Setup of tundra:
Design PIEZO_reality_and_damedame, start of the top module:
module PIEZO_reality_and_damedame(RESETN,CLK_1MHZ,A,T,SONG );
input RESETN,CLK_1MHZ,A,T;
output SONG;
reg SONG;
reg BUFF,BUFF2;
reg [10:0] freq,freq2;
reg [31:0] CNT_SOUND,CNT_SOUND2;
integer CLK_COUNT,CLK_COUNT2;
integer scale,scale2;
always @(*)
begin
if(A&&~T)
	SONG = BUFF;
else if(~A&&T)
	SONG = BUFF2;	
else 
	SONG =0;
end
always @( posedge CLK_1MHZ)
begin
	case(scale)
		-2: freq <= 0;
		-1: freq <= 0;
		0: freq <= 1012;	 
		1:	freq <= 1516;	  
		2:	freq <= 955;		  
		3: freq <= 1012;	  
		4: freq <= 1136;	  
		5: freq <= 1275;	  
		6: freq <= 1012;	  
		7: freq <= 0;	     
		8: freq <= 1607;	  
		9: freq <= 955;		  
		10: freq <= 1012;	  
		11: freq <= 1136;	  
		12: freq <= 1275;	  
		13: freq <= 1012;	  
		14: freq <= 675;	  
		15: freq <= 758;	  
		16: freq <= 1012;	  
		17: freq <= 0;	 	  
		18: freq <= 1516;	  
		19: freq <= 1351;	  
		20: freq <= 1275;	  
		21: freq <= 1012;	  
		22: freq <= 1136;	  
		23: freq <= 1204;	  
		24: freq <= 1136;	  
		25: freq <= 0;	  
		26: freq <= 1516;	  
		27: freq <= 758;	  
		28: freq <= 851;	  
		29: freq <= 902;	  
		30: freq <= 851;	  
		31: freq <= 0;	  
		32: freq <= 1275;	  
		33: freq <= 851;	  
		34: freq <= 955;	  
		35: freq <= 1012;	  
  ...
Settings: LEC_CHECK=0, CAP_MARGIN=20, CELL_PAD_IN_SITES_DETAIL_PLACEMENT=2, CORE_MARGIN=2, CORE_UTILIZATION=34, CTS_CLUSTER_DIAMETER=351, GPL_TIMING_DRIVEN=1, PLACE_DENSITY_LB_ADDON=0.17, SLEW_MARGIN=20, TNS_END_PERCENT=40; clock period 4.38 ns.
run.sh (not shown) runs the stock make flow with config.mk's settings and CLKGATE_MAP_FILE=.
tundra closes out successfully: all stages finished, all timing, DRC and antenna checks passed.
What indigo does differently from tundra at the input level:
==> flow/config.mk <==
export PLATFORM = sky130hd
export DESIGN_NAME = PIEZO_reality_and_damedame
export DESIGN_NICKNAME = PIEZO_reality_and_damedame
export VERILOG_FILES = /design/flow/design.v
export SDC_FILE = /design/flow/constraint.sdc
export NUM_CORES = 4
export LEC_CHECK = 0
export CAP_MARGIN = 20
export CORE_MARGIN = 2
export CORE_UTILIZATION = 72
export CTS_CLUSTER_SIZE = 32
export SLEW_MARGIN = 20
==> flow/constraint.sdc <==
create_clock -name core_clock -period 6.46 [get_ports {CLK_1MHZ}]
set_input_delay 1.2920 -clock core_clock [delete_from_list [all_inputs] [get_ports {CLK_1MHZ}]]
set_output_delay 1.2920 -clock core_clock [all_outputs]
set_load 0.01 [all_outputs]
- Core utilization: indigo higher than tundra
- Cmp indigo vs tundra: slack of the critical path higher in indigo
- Reported combinational group power delta for indigo relative to tundra: 36% lower
- Looking at class of the most critical hold timing path, the reg2reg result is from indigo; the in2async one comes from tundra.
- [compare] base=tundra new=indigo: post-route minimum period rose by 0.27 ns; cell count fell by about 14%; number of DRC markers after the initial detailed-route iteration now larger.
Modified inputs, cedar compared to indigo
diff --git a/flow/config.mk b/flow/config.mk
--- a/flow/config.mk
+++ b/flow/config.mk
@@ -8,5 +8,4 @@
 export CAP_MARGIN = 20
 export CORE_MARGIN = 2
-export CORE_UTILIZATION = 72
-export CTS_CLUSTER_SIZE = 32
+export CORE_UTILIZATION = 40
 export SLEW_MARGIN = 20
==> flow/constraint.sdc <==
create_clock -name core_clock -period 10.0 [get_ports {CLK_1MHZ}]
set_input_delay 2.0000 -clock core_clock [delete_from_list [all_inputs] [get_ports {CLK_1MHZ}]]
set_output_delay 2.0000 -clock core_clock [all_outputs]
set_load 0.01 [all_outputs]
Findings:
- The flow did not stop early for cedar: all stages ran, and the layout cleared the timing, DRC and antenna checks.
- Taking indigo as the reference, in cedar non-clock buffer count rose 1, pin count of the biggest net entering global routing about even, total power of the final layout fell 30%, insertion delay of the later-clocked pin in the worst-skew pair rose 0.03 ns.
- Changes observed in cedar relative to indigo: critical path depth lost 7, wire length of the first global-routing pass lost 1800 um.
- Compare indigo and cedar | number of instances in the placed design lower: indigo
Power figures rest on the tool's default switching activity, not on a simulated workload.
